==> flow/design.v <==
module EX (
    input clk,
    input rst_n,
    input en,
    input stage_ID_EX__EX_regwrite,
    input stage_ID_EX__EX_memtoreg,
    input stage_ID_EX__EX_memread,
    input stage_ID_EX__EX_memwrite,
    input stage_ID_EX__EX_alusrc,
    input [1:0] stage_ID_EX__EX_aluop,
    input stage_ID_EX__EX_regdst,
    input stage_ID_EX__EX_sys_en,
    input [31:0]stage_ID_EX__EX_rs_data,
    input [31:0]stage_ID_EX__EX_rt_data,
    input [4:0]stage_ID_EX__EX_rs_id,
    input [4:0]stage_ID_EX__EX_rt_id,
    input [4:0]stage_ID_EX__EX_rd_id,
    input [31:0]stage_ID_EX__EX_sign_ext,
    input [2:0]stage_ID_EX__EX_funct3,
    input sys__EX_done,
    output reg stage_EX_MEM__MEM_regwrite,
    output reg stage_EX_MEM__MEM_memtoreg,
    output reg stage_EX_MEM__MEM_memread,
    output reg stage_EX_MEM__MEM_memwrite,
    output reg [31:0] stage_EX_MEM__MEM_alures,
    output reg [31:0] stage_EX_MEM__MEM_store_data,
    output reg [4:0]  stage_EX_MEM__MEM_rd_id,
    output EX__HDUbr_regwrite,
    output EX__HDU_memread,
    output [4:0] EX__HDU_HDUbr_rd_id,
    output reg  EX_stall_for_sys,
    input  FU__EX_rs_wb,
    input  FU__EX_rs_mem,
    input  FU__EX_rt_wb,
    input  FU__EX_rt_mem,
    input [31:0]  WB__EX_for_help,
    input [31:0]  MEM__EX_for_help
);
localparam S0 = 0;  
localparam S1 = 1;  
wire [31:0] FMP1_out_rs;
wire [31:0] FMP1_out_rt;
wire [31:0] FMP2_out_rs;
wire [31:0] FMP2_out_rt;
wire [31:0] alu_in_rs;
wire [31:0] alu_in_rt;
reg  [31:0] alu_res;
assign FMP1_out_rs = (FU__EX_rs_wb)?WB__EX_for_help:stage_ID_EX__EX_rs_data;
assign FMP1_out_rt = (FU__EX_rt_wb)?WB__EX_for_help:stage_ID_EX__EX_rt_data;
assign FMP2_out_rs = (FU__EX_rs_mem)?MEM__EX_for_help:FMP1_out_rs;
assign FMP2_out_rt = (FU__EX_rt_mem)?MEM__EX_for_help:FMP1_out_rt;
assign alu_in_rs = FMP2_out_rs;
assign alu_in_rt = (stage_ID_EX__EX_alusrc)?stage_ID_EX__EX_sign_ext:FMP2_out_rt;
always@* begin
    case ({stage_ID_EX__EX_aluop,stage_ID_EX__EX_funct3})
        5'b00000: alu_res = alu_in_rs+alu_in_rt;
        5'b01000: alu_res = alu_in_rs+alu_in_rt;
        5'b10000: alu_res = alu_in_rs-alu_in_rt;
        5'b01001: alu_res = alu_in_rs<<alu_in_rt[4:0];
        5'b01101: alu_res = alu_in_rs>>alu_in_rt[4:0];
        5'b10101: alu_res = $signed(alu_in_rs)>>>alu_in_rt[4:0];
        5'b01100: alu_res = alu_in_rs^alu_in_rt;
        5'b01110: alu_res = alu_in_rs|alu_in_rt;
        5'b01111: alu_res = alu_in_rs&alu_in_rt;
        default: alu_res = 32'b0;   
    endcase
end
reg curr_state , next_state;
always@(posedge clk) begin
    if (!rst_n) begin
        curr_state <= 0;
    end
    else begin
        curr_state <= next_state;
    end
end
always@* begin
    next_state = curr_state;
    EX_stall_for_sys = 0;
    case(curr_state) 
        S0: begin
                if (stage_ID_EX__EX_sys_en) begin
                    next_state = S1;
                    EX_stall_for_sys = 1;
                end
        end
        S1: begin
                if(!sys__EX_done)
                    EX_stall_for_sys = 1;
                else begin
                    EX_stall_for_sys = 0;
                    next_state = S0;
                end
        end
    endcase
end
always@(posedge clk) begin
    if(!rst_n) begin
        stage_EX_MEM__MEM_regwrite <= 0;
        stage_EX_MEM__MEM_memtoreg <= 0;
        stage_EX_MEM__MEM_memread <= 0;
        stage_EX_MEM__MEM_memwrite <= 0;
        stage_EX_MEM__MEM_alures <= 0;
        stage_EX_MEM__MEM_store_data <= 0;
        stage_EX_MEM__MEM_rd_id <= 0;
    end
    else begin
        if(en) begin
            stage_EX_MEM__MEM_regwrite <= EX_stall_for_sys?0:stage_ID_EX__EX_regwrite;
            stage_EX_MEM__MEM_memtoreg <= EX_stall_for_sys?0:stage_ID_EX__EX_memtoreg;
            stage_EX_MEM__MEM_memread  <= EX_stall_for_sys?0:stage_ID_EX__EX_memread;
            stage_EX_MEM__MEM_memwrite <= EX_stall_for_sys?0:stage_ID_EX__EX_memwrite;
            stage_EX_MEM__MEM_alures   <= alu_res;
            stage_EX_MEM__MEM_store_data <= FMP2_out_rt;
            stage_EX_MEM__MEM_rd_id      <= stage_ID_EX__EX_regdst?stage_ID_EX__EX_rd_id:stage_ID_EX__EX_rt_id; 
        end
    end
end
assign EX__HDU_HDUbr_rd_id = stage_ID_EX__EX_regdst?stage_ID_EX__EX_rd_id:stage_ID_EX__EX_rt_id;
assign EX__HDU_memread = stage_ID_EX__EX_memread;
assign EX__HDUbr_regwrite = stage_ID_EX__EX_regwrite;
endmodule
clock: 6.33 ns
lec_check: 0
abc_area: 1
cap_margin: 15
cell_pad_in_sites_detail_placement: 2
cell_pad_in_sites_global_placement: 1
core_margin: 7
core_utilization: 24
cts_cluster_diameter: 24
cts_cluster_size: 36
gpl_timing_driven: 1
max_routing_layer: met4
min_routing_layer: met2
setup_slack_margin: 1.3
slew_margin: 0
tns_end_percent: 80
run.sh (not shown) runs the stock make flow with config.mk's settings and CLKGATE_MAP_FILE=.
The first run ran to the end with no violations.
==> next run, changes <==
==> flow/config.mk (replaced) <==
export PLATFORM = sky130hd
export DESIGN_NAME = EX
export DESIGN_NICKNAME = EX
export VERILOG_FILES = /design/flow/design.v
export SDC_FILE = /design/flow/constraint.sdc
export NUM_CORES = 4
export LEC_CHECK = 0
export CAP_MARGIN = 0
export CELL_PAD_IN_SITES_GLOBAL_PLACEMENT = 1
export CORE_MARGIN = 3
export CORE_UTILIZATION = 45
export GPL_TIMING_DRIVEN = 1
export MAX_ROUTING_LAYER = met5
export PLACE_DENSITY = 0.44
export SLEW_MARGIN = 20
export TNS_END_PERCENT = 80
==> flow/constraint.sdc (replaced) <==
create_clock -name core_clock -period 2.84 [get_ports {clk}]
set_input_delay 0.5680 -clock core_clock [delete_from_list [all_inputs] [get_ports {clk}]]
set_output_delay 0.5680 -clock core_clock [all_outputs]
set_load 0.01 [all_outputs]
Result: This time the run completed, yet does not pass: setup timing. Combinational power grows to 2.7 times its value. Routed wire length fell by 19%. Global-route usage shrinks by 1.1 points. Count of clock-buffer cells in the layout grows by 2.
==> next run, changes <==
==> flow/config.mk (replaced) <==
export PLATFORM = sky130hd
export DESIGN_NAME = EX
export DESIGN_NICKNAME = EX
export VERILOG_FILES = /design/flow/design.v
export SDC_FILE = /design/flow/constraint.sdc
export NUM_CORES = 4
export LEC_CHECK = 0
export CAP_MARGIN = 20
export CORE_MARGIN = 2
export CORE_UTILIZATION = 58
export CTS_CLUSTER_DIAMETER = 44
export SLEW_MARGIN = 20
export TNS_END_PERCENT = 5
==> flow/constraint.sdc (replaced) <==
create_clock -name core_clock -period 2.86 [get_ports {clk}]
set_input_delay 0.5720 -clock core_clock [delete_from_list [all_inputs] [get_ports {clk}]]
set_output_delay 0.5720 -clock core_clock [all_outputs]
set_load 0.01 [all_outputs]
After rerunning:
- The changed run aborted during global routing (5_1_grt)
- die area goes down by 24%
- synthesized cell count is unchanged
- synthesized area stays the same
==> next run, changes <==
--- a/flow/config.mk
+++ b/flow/config.mk
@@ -7,7 +7,7 @@
 export LEC_CHECK = 0
+export ABC_AREA = 1
 export CAP_MARGIN = 20
 export CORE_MARGIN = 2
-export CORE_UTILIZATION = 58
-export CTS_CLUSTER_DIAMETER = 44
+export CORE_UTILIZATION = 64
+export CTS_CLUSTER_SIZE = 100
 export SLEW_MARGIN = 20
-export TNS_END_PERCENT = 5
==> flow/constraint.sdc (replaced) <==
create_clock -name core_clock -period 4.47 [get_ports {clk}]
set_input_delay 0.8940 -clock core_clock [delete_from_list [all_inputs] [get_ports {clk}]]
set_output_delay 0.8940 -clock core_clock [all_outputs]
set_load 0.01 [all_outputs]
The new run ended with an error in global routing (5_1_grt).
Synthesized area decreases by 0.70%.
Synthesized cell count increases by 32%.
Die size decreases by 9.8%.
Power and IR drop assume default switching activity.
